## job 1235
## SP
module SP(
	clk,
	rst_n,
	in_valid,
	in_data,
	in_mode,
	out_valid,
	out_data
);
Size in the first run: about 550 flip-flops, about 0.080 mm^2 of cells after synthesis.
export LEC_CHECK = 0
export ABC_AREA = 1
export CAP_MARGIN = 30
export CORE_MARGIN = 2
export CORE_UTILIZATION = 72
export CTS_CLUSTER_DIAMETER = 357
export CTS_CLUSTER_SIZE = 96
export PLACE_DENSITY_LB_ADDON = 0.0
export SLEW_MARGIN = 20
create_clock -name core_clock -period 3.08 [get_ports {clk}]
run.sh (not shown) runs the stock make flow with config.mk's settings and CLKGATE_MAP_FILE=.
Job 1235 is listed as incomplete: the tool reported an error in global routing and the run ended there.
[inputs] job 5009 vs job 1235
- swapping 72 for 40 in CORE_UTILIZATION
- clearing ABC_AREA, which used to be 1
- clearing CTS_CLUSTER_DIAMETER, which used to be 357
- swapping 30 for 20 in CAP_MARGIN
- clearing PLACE_DENSITY_LB_ADDON, which used to be 0.0
- clearing CTS_CLUSTER_SIZE, which used to be 96
- putting SETUP_SLACK_MARGIN at 2.45 where nothing was set
- swapping 3.08 for 8.62 in the clock period (ns, I/O delays scaled along)
- Job 5009 | status: complete | timing, DRC, antenna: pass
- [job 5009 vs job 1235] post-synth area from yosys stat: lower in job 5009
- Between job 5009 and job 1235, the cell count after placement is lower for job 5009.
- Compared with job 1235, job 5009 shows a area after synthesis that is 2.1% lower.
- Of the two candidates, job 1235 has the worse placed wire-length estimate after detailed placement and job 5009 the better one.
- Arithmetic-cell share of the synthesized area counting full adders, half adders and majority gates: job 5009 vs job 1235 up 0.78 points
- Comparing job 5009 and job 1235, the higher count of mapped cells out of synthesis is on job 1235.
- Diff job 1235 -> job 5009: global placer's final weighted congestion lower, cell count listed in synth_stat.txt shrank by about 16%, number of hold buffers added after cts decreased by 1 relative to the old numbers.
- Job 5009 ends up with a count of H-tree levels built during CTS that is 2 higher than in job 1235.
For job 6430, these inputs were changed with respect to job 5009:
- CTS_CLUSTER_SIZE newly set to 72
- SETUP_SLACK_MARGIN changed from 2.45 to 2.19
- CORE_UTILIZATION changed from 40 to 72
- PLACE_DENSITY_LB_ADDON newly set to 0.0
- the clock period (ns, I/O delays scaled along) changed from 8.62 to 7.66
## What came out
Final checks on job 6430, whose flow otherwise completed, came back failing, citing setup timing.
Going from job 5009 to job 6430, the relative area change from synthesis to final layout was found to have gone down by 0.55 points.
Diff job 6430..job 5009 | synthesized netlist cell count | unchanged
Job 5009 and job 6430 ended up with nearly the same total detailed-routing wirelength.
Input-level comparison between job 9978 and job 6430:
- SETUP_SLACK_MARGIN now 2.13, was 2.19
- PLACE_DENSITY now 0.35, previously not set
- PLACE_DENSITY_LB_ADDON no longer set, was 0.0
- CTS_CLUSTER_SIZE no longer set, was 72
Results
- Both conditions hold for job 9978: the flow ran to the end and the final layout passed the timing, design-rule and antenna checks.
- Synthesis-to-layout area growth is lower on job 9978
- Of job 9978 and job 6430, the lower global-route met1 utilization belongs to job 6430.
- The buffering overhead reported for job 9978 is smaller than that of job 6430 by 0.47 points.

SP again, from the RTL that the note above started with.
clock: 11.9 ns
lec_check: 0
abc_area: 1
cap_margin: 20
cell_pad_in_sites_detail_placement: 0
cell_pad_in_sites_global_placement: 3
core_aspect_ratio: 0.67
core_margin: 2
core_utilization: 62
cts_cluster_diameter: 110
cts_cluster_size: 28
gpl_routability_driven: 0
hold_slack_margin: 0.22
slew_margin: 5
tns_end_percent: 25
The starting point died in 3_1_place_gp_skip_io (GPL-0301).
==> next run, changes <==
- ABC_AREA: 1 -> unset
- CELL_PAD_IN_SITES_GLOBAL_PLACEMENT: 3 -> unset
- CTS_CLUSTER_DIAMETER: 110 -> unset
- GPL_ROUTABILITY_DRIVEN: 0 -> unset
- PLACE_DENSITY_LB_ADDON: unset -> 0.04
- SLEW_MARGIN: 5 -> 20
- TNS_END_PERCENT: 25 -> 60
With this change the flow passed the timing, design-rule and antenna checks.
Synthesized cell count is lower by 16%.
Synthesized area is lower by 2.1%.
Die size is lower by 2.1%.
==> next run, changes <==
- CELL_PAD_IN_SITES_DETAIL_PLACEMENT: 0 -> unset
- CORE_ASPECT_RATIO: 0.67 -> unset
- CORE_UTILIZATION: 62 -> 66
- CTS_CLUSTER_SIZE: 28 -> unset
- HOLD_SLACK_MARGIN: 0.22 -> unset
- PLACE_DENSITY_LB_ADDON: 0.04 -> unset
- TNS_END_PERCENT: 60 -> unset
- clock period: 11.9 -> 8.53 ns (I/O delays scaled with it)
After rerunning: Setup slack gets worse by 2.3 ns. Clock-buffer cell count went up by 17. Final area grows by 1.0%. Global-route usage goes up by 0.56 points. Die size is lower by 6.0%. Worst hold slack degrades by 0.0092 ns. Routed wire length drops by 5.4%. Non-clock buffer count rose by 92. Sequential power climbs by 37%.
Power figures rest on the tool's default switching activity, not on a simulated workload.
